// ALU
module ALU(
    clk,
    rst_n,
    valid,
    ready,
    mode,
    in_A,
    in_B,
    out
);
clock: 2.53 ns
lec_check: 0
cap_margin: 30
cell_pad_in_sites_global_placement: 1
core_margin: 2
core_utilization: 64
cts_cluster_size: 57
gpl_timing_driven: 1
min_routing_layer: met1
place_density_lb_addon: 0.27
setup_slack_margin: -0.16
slew_margin: 20
run.sh (not shown) runs the stock make flow with config.mk's settings and CLKGATE_MAP_FILE=.
The baseline failed in global placement without I/O (3_1_place_gp_skip_io) on FLW-0024.
Change:
CAP_MARGIN = 20   (was 30)
CELL_PAD_IN_SITES_GLOBAL_PLACEMENT = not set   (was 1)
CORE_UTILIZATION = 62   (was 64)
CTS_CLUSTER_SIZE = 98   (was 57)
GPL_TIMING_DRIVEN = not set   (was 1)
MIN_ROUTING_LAYER = not set   (was met1)
PLACE_DENSITY_LB_ADDON = not set   (was 0.27)
SETUP_SLACK_MARGIN = not set   (was -0.16)
clock period = 5.83 ns   (was 2.53 ns; I/O delays follow)
The new run completed with no timing, DRC or antenna violations.
Synthesized cell count stays the same.
Die area came out higher by 3.1%.
Area after synthesis is unchanged.
Change:
ABC_AREA = 1   (was not set)
CORE_UTILIZATION = 59   (was 62)
CTS_CLUSTER_DIAMETER = 388   (was not set)
GPL_ROUTABILITY_DRIVEN = 0   (was not set)
TNS_END_PERCENT = 10   (was not set)
clock period = 10.0 ns   (was 5.83 ns; I/O delays follow)
=> Utilization shrinks by 5.5 points; cell count grows by well over a third; non-clock buffer count shrinks by 15; setup slack improves by 3.5 ns; routed wire length grows by about a fifth; count of clock-buffer cells in the layout grows by 1; critical path depth shrinks by 1; worst hold slack improves by 0.0065 ns; via count grows by a quarter to a third.

* * *

== run A ==
The RTL this note starts from:
==> flow/design.v <==
module ALU(
    clk,
    rst_n,
    valid,
    ready,
    mode,
    in_A,
    in_B,
    out
);
    input         clk, rst_n;
    input         valid;
    input  [1:0]  mode;  
    output        ready;
    input  [31:0] in_A, in_B;
    output [63:0] out;
    parameter IDLE = 3'd0;
    parameter MUL  = 3'd1;
    parameter DIV  = 3'd2;
    parameter AND  = 3'd3;
    parameter AVG  = 3'd4;
    parameter OUT  = 3'd5;
    reg  [ 2:0] state, state_nxt;
    reg  [ 4:0] counter, counter_nxt;
    reg  [64:0] shreg, shreg_nxt;  
    reg  [31:0] alu_in, alu_in_nxt;
    reg  [32:0] alu_out;
    reg         ready_;
    assign ready = ready_;
    assign out = shreg[63:0];
    always @(*) begin
        case(state)
            IDLE: begin
                if (valid) 
                    case (mode)
                        0 : state_nxt = MUL;
                        1 : state_nxt = DIV;
                        2 : state_nxt = AND;
                        3 : state_nxt = AVG;
                    endcase
                else state_nxt = IDLE;
            end
            MUL : state_nxt = (counter != 31) ? MUL : OUT;
            DIV : state_nxt = (counter != 31) ? DIV : OUT;
            AND : state_nxt = OUT;
            AVG : state_nxt = OUT;
            OUT : state_nxt = IDLE;
            default : state_nxt = IDLE;
        endcase
    end
    always @(*) begin
        if ((state == MUL) || (state == DIV)) counter_nxt = counter + 1; 
        else                                  counter_nxt = 0;
    end
    always @(*) begin
        case(state)
            IDLE: begin
                if (valid) alu_in_nxt = in_B;
                else       alu_in_nxt = 0;
            end
            OUT : alu_in_nxt = 0;
            default: alu_in_nxt = alu_in;
        endcase
    end
    always @(*) begin
        case (state)
            MUL : begin
                if (shreg[0]) alu_out = shreg[63:32] + alu_in;
                else          alu_out = shreg[63:32];
            end
            DIV : alu_out = shreg[64:32] - {1'b0, alu_in};
            AND : alu_out = shreg[31:0] & alu_in;
            AVG : alu_out = (shreg[31:0] + alu_in) >> 1;
            default alu_out = 0;
        endcase
    end
    always @(*) begin
        case (state)
            IDLE: begin
                if (valid) begin
                    shreg_nxt = {33'b0, in_A};
                    if (state_nxt == DIV) shreg_nxt = shreg_nxt << 1;                 
                end
                else shreg_nxt = 0;
            end
            MUL : shreg_nxt = {1'b0, alu_out, shreg[31:1]};
            DIV : begin
                if (shreg[64:32] < {1'b0, alu_in}) shreg_nxt = shreg << 1;
                else                      shreg_nxt = {alu_out[31:0], shreg[31:0], 1'b1};
                if (counter == 31) shreg_nxt = {1'b0, shreg_nxt[64:33], shreg_nxt[31:0]};
            end
            AND : shreg_nxt = {32'b0, alu_out};
            AVG : shreg_nxt = {32'b0, alu_out};
            OUT : shreg_nxt = 0;
            default : shreg_nxt = 0;
        endcase
    end
    always @(posedge clk or negedge rst_n) begin
        if (!rst_n) begin
            state   <= IDLE;
            counter <= 0;
            shreg   <= 0;
            alu_in  <= 0;
            ready_  <= 0;
        end
        else begin
            state   <= state_nxt;
            counter <= counter_nxt;
            shreg   <= shreg_nxt;
            alu_in  <= alu_in_nxt;
            ready_  <= (state_nxt == OUT) ? 1 : 0;
        end
    end
endmodule
==> flow/config.mk <==
export PLATFORM = sky130hd
export DESIGN_NAME = ALU
export DESIGN_NICKNAME = ALU
export VERILOG_FILES = /design/flow/design.v
export SDC_FILE = /design/flow/constraint.sdc
export NUM_CORES = 4
export LEC_CHECK = 0
export CAP_MARGIN = 25
export CORE_ASPECT_RATIO = 0.88
export CORE_MARGIN = 7
export CORE_UTILIZATION = 22
export GPL_ROUTABILITY_DRIVEN = 0
export GPL_TIMING_DRIVEN = 1
export MIN_ROUTING_LAYER = met1
export PLACE_DENSITY_LB_ADDON = 0.27
export SLEW_MARGIN = 20
==> flow/constraint.sdc <==
create_clock -name core_clock -period 5.1 [get_ports {clk}]
set_input_delay 1.0200 -clock core_clock [delete_from_list [all_inputs] [get_ports {clk}]]
set_output_delay 1.0200 -clock core_clock [all_outputs]
set_load 0.01 [all_outputs]
> inputs changed (run A -> run B)
- swapping 22 for 53 in CORE_UTILIZATION
- putting CELL_PAD_IN_SITES_DETAIL_PLACEMENT at 1 where nothing was set
- putting MAX_ROUTING_LAYER at met5 where nothing was set
- putting ABC_AREA at 1 where nothing was set
- putting CTS_CLUSTER_SIZE at 87 where nothing was set
- swapping 20 for 0 in SLEW_MARGIN
- swapping 25 for 0 in CAP_MARGIN
- swapping 5.1 for 7.15 in the clock period (ns, I/O delays scaled along)
[summary]
- In run B relative to run A, die size had gone down by more than a quarter.
- Run B gives less fraction of the mapped netlist area in compound gates than run A did.
- Of run A and run B, the run reporting the lower adder and majority cell fraction of the synthesized area was run B.
- Run comparison: run A main logic family after synthesis AND-OR/OR-AND gates; run B main logic family after synthesis simple AND/OR/NAND/NOR gates
- Per-instance average area after synthesis sits lower in run B than in run A.
- Run B never completed, since it errored out during global routing.
- Placeable core area: run B better than run A
- Diff run A and run B: chip area from the yosys synthesis statistics higher in run B
#### Input delta (run C over run B)
- MAX_ROUTING_LAYER removed (was met5)
- CORE_ASPECT_RATIO changed from 0.88 to 0.5
- SLEW_MARGIN changed from 0 to 20
- GPL_ROUTABILITY_DRIVEN removed (was 0)
- SETUP_SLACK_MARGIN newly set to -0.16
- CAP_MARGIN changed from 0 to 30
- CORE_UTILIZATION changed from 53 to 43
- TNS_END_PERCENT newly set to 15
- CELL_PAD_IN_SITES_DETAIL_PLACEMENT removed (was 1)
- CTS_CLUSTER_DIAMETER newly set to 330
- CTS_CLUSTER_SIZE changed from 87 to 98
- the clock period (ns, I/O delays scaled along) changed from 7.15 to 5.1
==> comparison <==
Run C: full flow OK, the timing, design-rule and antenna checks passed. [compare] base=run B new=run C: total CTS buffers has remained practically unchanged; placed standard-cell area now sits higher; area of the core region has increased; vertical die dimension decreased about 15%; synthesized area per cell now sits at about the same level.

* * *

// ALU: RTL as listed in full above, without the edits since
clock: 2.53 ns
lec_check: 0
cap_margin: 30
cell_pad_in_sites_global_placement: 0
core_margin: 7
core_utilization: 68
cts_cluster_diameter: 356
cts_cluster_size: 57
gpl_timing_driven: 1
min_routing_layer: met1
place_density_lb_addon: 0.27
setup_slack_margin: -0.18
slew_margin: 20
The first run did not get past detailed placement (3_5_place_dp).
==> next run, changes <==
Settings changed: CELL_PAD_IN_SITES_GLOBAL_PLACEMENT 0 to 1, CORE_UTILIZATION 68 to 64, CTS_CLUSTER_DIAMETER 356 to 370, CTS_CLUSTER_SIZE 57 to 58, SETUP_SLACK_MARGIN -0.18 to -0.16.
Effect: The new run ended with an error in global placement without I/O (3_1_place_gp_skip_io); area after synthesis is unchanged; synthesized cell count stays the same; die area goes up by a few percent.
==> next run, changes <==
Settings changed: CAP_MARGIN 30 to 20, CELL_PAD_IN_SITES_GLOBAL_PLACEMENT 1 to unset, CORE_MARGIN 7 to 2, CORE_UTILIZATION 64 to 40, CTS_CLUSTER_DIAMETER 370 to unset, CTS_CLUSTER_SIZE 58 to unset, GPL_TIMING_DRIVEN 1 to unset, MIN_ROUTING_LAYER met1 to unset, PLACE_DENSITY_LB_ADDON 0.27 to unset, SETUP_SLACK_MARGIN -0.16 to unset.
Clock period 2.53 ns to 10.0 ns, I/O delays scaled along.
The changed run completed without violations.
Die size grows by well over a third.
Area after synthesis stays the same.
Synthesized cell count stays the same.
==> next run, changes <==
Settings changed: ABC_AREA set to 1, CORE_ASPECT_RATIO set to 0.5, CORE_UTILIZATION 40 to 45, CTS_CLUSTER_DIAMETER set to 388, CTS_CLUSTER_SIZE set to 98, GPL_ROUTABILITY_DRIVEN set to 0.
Effect: The changed run ran to the end with no violations. Total power barely changes. Routed wire length grows by a quarter to a third. Final area grows by about a fifth. Die area grows by a few percent.
==> next run, changes <==
Settings changed: ABC_AREA 1 to unset, CORE_ASPECT_RATIO 0.5 to unset, CORE_UTILIZATION 45 to 70, CTS_CLUSTER_DIAMETER 388 to unset, CTS_CLUSTER_SIZE 98 to 88, GPL_ROUTABILITY_DRIVEN 0 to unset.
Clock period 10.0 ns to 3.59 ns, I/O delays scaled along.
Outcome: This time the run aborted during global routing (5_1_grt). Synthesized area goes down by about 16%. Die size came out lower by 45%. Synthesized cell count decreases by about 40%.

* * *

// ALU: RTL as listed in full above, without the edits since
make LEC_CHECK=0 ABC_AREA=1 CAP_MARGIN=30 CORE_ASPECT_RATIO=0.5 CORE_MARGIN=7 CORE_UTILIZATION=47 CTS_CLUSTER_DIAMETER=330 CTS_CLUSTER_SIZE=98 GPL_ROUTABILITY_DRIVEN=0 GPL_TIMING_DRIVEN=1 MIN_ROUTING_LAYER=met1 PLACE_DENSITY=0.35 SETUP_SLACK_MARGIN=1.44 SLEW_MARGIN=40 TNS_END_PERCENT=15 finish   # period 5.1 ns
Rerun with:
ABC_AREA = unset   (was 1)
CAP_MARGIN = 20   (was 30)
CORE_ASPECT_RATIO = unset   (was 0.5)
CORE_MARGIN = 2   (was 7)
CORE_UTILIZATION = 40   (was 47)
CTS_CLUSTER_DIAMETER = unset   (was 330)
CTS_CLUSTER_SIZE = unset   (was 98)
GPL_ROUTABILITY_DRIVEN = unset   (was 0)
GPL_TIMING_DRIVEN = unset   (was 1)
MIN_ROUTING_LAYER = unset   (was met1)
PLACE_DENSITY = unset   (was 0.35)
SETUP_SLACK_MARGIN = unset   (was 1.44)
SLEW_MARGIN = 20   (was 40)
TNS_END_PERCENT = unset   (was 15)
clock period = 5.22 ns   (was 5.1 ns; I/O delays follow)
Global-route usage went down by 0.48 points.
Cell area goes down by roughly a tenth.
Core utilization goes down by 5.8 points.

* * *

red:
Starts from the design.v that is shown in full above.
Settings: LEC_CHECK=0, ABC_AREA=1, CAP_MARGIN=40, CORE_ASPECT_RATIO=0.5, CORE_MARGIN=2, CORE_UTILIZATION=72, CTS_CLUSTER_DIAMETER=399, CTS_CLUSTER_SIZE=98, PLACE_DENSITY=0.39, SETUP_SLACK_MARGIN=1.14, SLEW_MARGIN=20, TNS_END_PERCENT=10; clock period 3.87 ns.
Input-level comparison between blue and red:
# red
export LEC_CHECK = 0
export ABC_AREA = 1
export CAP_MARGIN = 40
export CORE_ASPECT_RATIO = 0.5
export CORE_MARGIN = 2
export CORE_UTILIZATION = 72
export CTS_CLUSTER_DIAMETER = 399
export CTS_CLUSTER_SIZE = 98
export PLACE_DENSITY = 0.39
export SETUP_SLACK_MARGIN = 1.14
export SLEW_MARGIN = 20
export TNS_END_PERCENT = 10
create_clock -name core_clock -period 3.87 [get_ports {clk}]
# blue
export LEC_CHECK = 0
export ABC_AREA = 1
export CAP_MARGIN = 40
export CORE_MARGIN = 2
export CORE_UTILIZATION = 72
export CTS_CLUSTER_DIAMETER = 355
export CTS_CLUSTER_SIZE = 99
export PLACE_DENSITY_LB_ADDON = 0.01
export SLEW_MARGIN = 0
create_clock -name core_clock -period 2.92 [get_ports {clk}]
[summary]
Going from red to blue, utilization after layout moved down, power in the clock group moved up, signed area change from the synthesized netlist to the final layout moved down.
blue gives less global-route usage than red did.
Routed wire in blue totals less than in red.
On pin count of the biggest net entering global routing, the higher figure sits with red, not blue.
Comparing fraction of the cycle the final worst path needs for red and blue, the smaller number came from red.
The flow for blue finished, though final verification flagged negative setup slack.
blue vs. red: initial cell density of the core saw little to no change; final standard cell count with taps included and fillers excluded saw an increase; post-layout worst setup margin saw a decrease.
## Diff of input files: green against blue
# blue
export LEC_CHECK = 0
export ABC_AREA = 1
export CAP_MARGIN = 40
export CORE_MARGIN = 2
export CORE_UTILIZATION = 72
export CTS_CLUSTER_DIAMETER = 355
export CTS_CLUSTER_SIZE = 99
export PLACE_DENSITY_LB_ADDON = 0.01
export SLEW_MARGIN = 0
create_clock -name core_clock -period 2.92 [get_ports {clk}]
# green
export LEC_CHECK = 0
export CAP_MARGIN = 20
export CORE_MARGIN = 2
export CORE_UTILIZATION = 69
export CTS_CLUSTER_SIZE = 36
export SLEW_MARGIN = 20
create_clock -name core_clock -period 3.96 [get_ports {clk}]
[summary]
- green: flow complete, layout not clean; failing: negative setup slack
- Higher synthesized cell count among blue and green: blue
- Overall fraction of global-route tracks in use (lower): blue
- green vs. blue: timing-limited maximum frequency went down by about 26%.
- blue → green: cell row count down 3; critical path depth went down; share of cell area taken by muxes after synthesis +6.2 points; die area went down by 0.0025 mm²; clock network fraction of total power fell by 0.8 points.
- | number of synthesized register bits | green vs blue | ≈ equal |
- The maximum number of pins on one net before global-route repair on green is in line with that on blue.
diff inputs: green => orange
# green
export LEC_CHECK = 0
export CAP_MARGIN = 20
export CORE_MARGIN = 2
export CORE_UTILIZATION = 69
export CTS_CLUSTER_SIZE = 36
export SLEW_MARGIN = 20
create_clock -name core_clock -period 3.96 [get_ports {clk}]
# orange
export LEC_CHECK = 0
export CAP_MARGIN = 20
export CORE_MARGIN = 2
export CORE_UTILIZATION = 62
export SLEW_MARGIN = 20
create_clock -name core_clock -period 5.22 [get_ports {clk}]
orange finished every step from synthesis to the final layout, and the layout passed the timing, design-rule and antenna checks.
Cmp green and orange / power share of the clock group / higher: orange
orange vs. green: cell area decreased by about 5% relative to the old numbers; internal portion of total power decreased by 32% relative to the old numbers.

* * *

RTL: the design.v shown in full above, as it stands there.
clock: 6.94 ns
lec_check: 0
cap_margin: 20
core_margin: 2
core_utilization: 72
cts_cluster_diameter: 27
cts_cluster_size: 37
setup_slack_margin: 1.04
slew_margin: 20
The first run finished clean.
Rerun with:
Settings changed: CTS_CLUSTER_DIAMETER 27 to default, SETUP_SLACK_MARGIN 1.04 to default.
=>
- power stays the same
- routed wire length stays the same
- worst setup slack does not change
- utilization does not change
- non-clock buffer count is unchanged
- clock power barely changes
- die area is unchanged
- area after synthesis stays the same
- critical path depth is unchanged
Rerun with:
Settings changed: PLACE_DENSITY_LB_ADDON from default to 0.25, SETUP_SLACK_MARGIN from default to 2.06.
The new run completed with no timing, DRC or antenna violations.
Total power decreases slightly.
Final cell count is about the same.
Wire length decreases slightly.
Die size is unchanged.
First-iteration DRC count rose by about a fifth.
Critical path depth does not change.
Utilization is about the same.
Setup slack improved by 0.22 ns.
Register-to-register slack gets better by 0.22 ns.
Rerun with:
Settings changed: CTS_CLUSTER_DIAMETER from default to 27, PLACE_DENSITY from default to 0.35, PLACE_DENSITY_LB_ADDON 0.25 to default, SETUP_SLACK_MARGIN 2.06 to 1.04.
Result: Global-route usage rose by 0.11 points. Cell count is about the same. Maximum frequency shrinks by a few percent. Clock power is lower by a few percent. Non-clock buffer count does not change. Via count hardly moves. Utilization is about the same. Total power grows slightly.
Power is estimated from default activity; no workload was simulated.
